==> inputs of juniper <==
// ahb_lite_fir_filter
module ahb_lite_fir_filter(
    input clk,
          n_rst,
    input logic hsel,
    input logic [3:0] haddr,
    input logic hsize,
    input logic [1:0] htrans,
    input logic hwrite,
    input logic [15:0] hwdata,
    output logic [15:0] hrdata,
    output logic hresp
);
make LEC_CHECK=0 CAP_MARGIN=20 CELL_PAD_IN_SITES_DETAIL_PLACEMENT=0 CELL_PAD_IN_SITES_GLOBAL_PLACEMENT=0 CORE_MARGIN=4 CORE_UTILIZATION=45 GPL_ROUTABILITY_DRIVEN=0 GPL_TIMING_DRIVEN=0 MAX_ROUTING_LAYER=met5 PLACE_DENSITY_LB_ADDON=0.18 SETUP_SLACK_MARGIN=-0.55 SLEW_MARGIN=35 finish   # period 6.15 ns
run.sh (not shown) runs the stock make flow with config.mk's settings and CLKGATE_MAP_FILE=.
==> inputs of harbor, as changes to juniper <==
CELL_PAD_IN_SITES_DETAIL_PLACEMENT = default   (was 0)
CELL_PAD_IN_SITES_GLOBAL_PLACEMENT = default   (was 0)
CORE_MARGIN = 2   (was 4)
CORE_UTILIZATION = 40   (was 45)
CTS_CLUSTER_DIAMETER = 148   (was default)
GPL_TIMING_DRIVEN = default   (was 0)
MAX_ROUTING_LAYER = default   (was met5)
PLACE_DENSITY_LB_ADDON = 0.26   (was 0.18)
SETUP_SLACK_MARGIN = default   (was -0.55)
SLEW_MARGIN = 20   (was 35)
==> flow/constraint.sdc (replaced) <==
create_clock -name core_clock -period 9.0 [get_ports {clk}]
set_input_delay 1.8000 -clock core_clock [delete_from_list [all_inputs] [get_ports {clk}]]
set_output_delay 1.8000 -clock core_clock [all_outputs]
set_load 0.01 [all_outputs]
==> inputs of delta, as changes to juniper <==
CELL_PAD_IN_SITES_DETAIL_PLACEMENT = default   (was 0)
CORE_MARGIN = 2   (was 4)
CORE_UTILIZATION = 72   (was 45)
GPL_ROUTABILITY_DRIVEN = 1   (was 0)
GPL_TIMING_DRIVEN = 1   (was 0)
PLACE_DENSITY_LB_ADDON = 0.01   (was 0.18)
SETUP_SLACK_MARGIN = 0.1   (was -0.55)
==> flow/constraint.sdc (replaced) <==
create_clock -name core_clock -period 7.62 [get_ports {clk}]
set_input_delay 1.5240 -clock core_clock [delete_from_list [all_inputs] [get_ports {clk}]]
set_output_delay 1.5240 -clock core_clock [all_outputs]
set_load 0.01 [all_outputs]
==> inputs of umber, as changes to juniper <==
CELL_PAD_IN_SITES_DETAIL_PLACEMENT = default   (was 0)
CELL_PAD_IN_SITES_GLOBAL_PLACEMENT = default   (was 0)
CORE_MARGIN = 2   (was 4)
CORE_UTILIZATION = 67   (was 45)
GPL_ROUTABILITY_DRIVEN = default   (was 0)
GPL_TIMING_DRIVEN = default   (was 0)
MAX_ROUTING_LAYER = default   (was met5)
PLACE_DENSITY_LB_ADDON = default   (was 0.18)
SETUP_SLACK_MARGIN = 2.36   (was -0.55)
SLEW_MARGIN = 20   (was 35)
==> flow/constraint.sdc (replaced) <==
create_clock -name core_clock -period 8.88 [get_ports {clk}]
set_input_delay 1.7760 -clock core_clock [delete_from_list [all_inputs] [get_ports {clk}]]
set_output_delay 1.7760 -clock core_clock [all_outputs]
set_load 0.01 [all_outputs]
==> Slide: Implementation Results <==
Physical Implementation Snapshot

Status
  • Status: failed layout checks
  • Violated Checks: negative setup slack

STA
  • # setup viols final: about 180
  • Final WS setup: -1.96 ns

Critical path
  • CP bufs+invs: 11

GRT
  • Gr usage total: a little over a third

Power
  • Top power group: registers
  • Switching Fraction: 26.7%

Route
  • WL per Instance: just under 30 um
# the run above: juniper

==> Slide: Implementation Results <==
Implementation Results

Logic synthesis
  • Synth Instances: around 3500
  • YS warnings: 9

Die
  • Core ar.: 44200 um2

GRT
  • Gr usage total: 83.7%

Status
  • Status: did not finish
  • Failing step: 5_1_grt
  • Tool error: [ERROR GRT-0232] Routing congestion too high. Check the congestion heatmap in the GUI.

Placed design
  • Port bufs: ~43
# the run above: delta

==> Slide: Implementation Results <==
Physical Implementation Snapshot

Status
  • Status: timing/DRC/antenna clean

Critical path
  • CP bufs+invs: 10

Logic synthesis
  • Area leader share: approximately a third
  • Mux frac, synth: a little under an eighth

STA
  • # setup viols final: 0
  • Final WS setup: between 0.4 and 0.5 ns

Route
  • WL per Instance: 30.8 um

Power
  • Top power group: registers

GRT
  • Gr usage total: between 50% and 60%
# the run above: umber

==> Slide: Implementation Results <==
Physical Implementation Snapshot

STA
  • Final WS setup: between 0.2 and 0.3 ns
  • # setup viols final: 0

Power
  • Switching Fraction: between 20 and 30%
  • Top power group: registers

GRT
  • Gr usage total: 28.5%

Status
  • Status: timing/DRC/antenna clean
# the run above: harbor


==> job 1101: inputs <==
ahb_lite_fir_filter again, from the RTL that the note above started with.
==> flow/config.mk <==
export PLATFORM = sky130hd
export DESIGN_NAME = ahb_lite_fir_filter
export DESIGN_NICKNAME = ahb_lite_fir_filter
export VERILOG_FILES = /design/flow/design.v
export SDC_FILE = /design/flow/constraint.sdc
export NUM_CORES = 4
export LEC_CHECK = 0
export CAP_MARGIN = 20
export CELL_PAD_IN_SITES_GLOBAL_PLACEMENT = 0
export CORE_ASPECT_RATIO = 0.9
export CORE_MARGIN = 2
export CORE_UTILIZATION = 72
export CTS_CLUSTER_SIZE = 29
export GPL_ROUTABILITY_DRIVEN = 1
export GPL_TIMING_DRIVEN = 1
export MAX_ROUTING_LAYER = met5
export PLACE_DENSITY_LB_ADDON = 0.21
export SETUP_SLACK_MARGIN = -0.3
export SLEW_MARGIN = 35
==> flow/constraint.sdc <==
create_clock -name core_clock -period 4.02 [get_ports {clk}]
set_input_delay 0.8040 -clock core_clock [delete_from_list [all_inputs] [get_ports {clk}]]
set_output_delay 0.8040 -clock core_clock [all_outputs]
set_load 0.01 [all_outputs]
==> job 3702 (differences from job 1101) <==
==> flow/config.mk (replaced) <==
export PLATFORM = sky130hd
export DESIGN_NAME = ahb_lite_fir_filter
export DESIGN_NICKNAME = ahb_lite_fir_filter
export VERILOG_FILES = /design/flow/design.v
export SDC_FILE = /design/flow/constraint.sdc
export NUM_CORES = 4
export LEC_CHECK = 0
export CAP_MARGIN = 30
export CELL_PAD_IN_SITES_GLOBAL_PLACEMENT = 2
export CORE_ASPECT_RATIO = 0.55
export CORE_MARGIN = 2
export CORE_UTILIZATION = 19
export CTS_CLUSTER_DIAMETER = 260
export GPL_ROUTABILITY_DRIVEN = 0
export HOLD_SLACK_MARGIN = 0.26
export MAX_ROUTING_LAYER = met4
export PLACE_DENSITY_LB_ADDON = 0.26
export SLEW_MARGIN = 5
==> flow/constraint.sdc (replaced) <==
create_clock -name core_clock -period 9.0 [get_ports {clk}]
set_input_delay 1.8000 -clock core_clock [delete_from_list [all_inputs] [get_ports {clk}]]
set_output_delay 1.8000 -clock core_clock [all_outputs]
set_load 0.01 [all_outputs]
==> Changelog: implementation <==
### Implementation results

- GRT met2 Usage: 103%
- Status: did not finish
- Err: [ERROR GRT-0232] Routing congestion too high. Check the congestion heatmap in the GUI.
- Die H: 205 um
- Chip area: 46500 um^2
- Halt Stage: global routing
The numbers above come from job 1101.

==> Changelog: implementation <==
## Flow update

- Status: complete, no violations
- Post-layout nets: 4048
- Die H: 309 um
- Hold Buf Count CTS: 0
- Longest Clk Path Bufs: 3
- Yosys warnings: 9
- Chip area: 173000 um^2
- CP top delay family: adder cells
The numbers above come from job 3702.

Power is estimated from default activity; no workload was simulated.
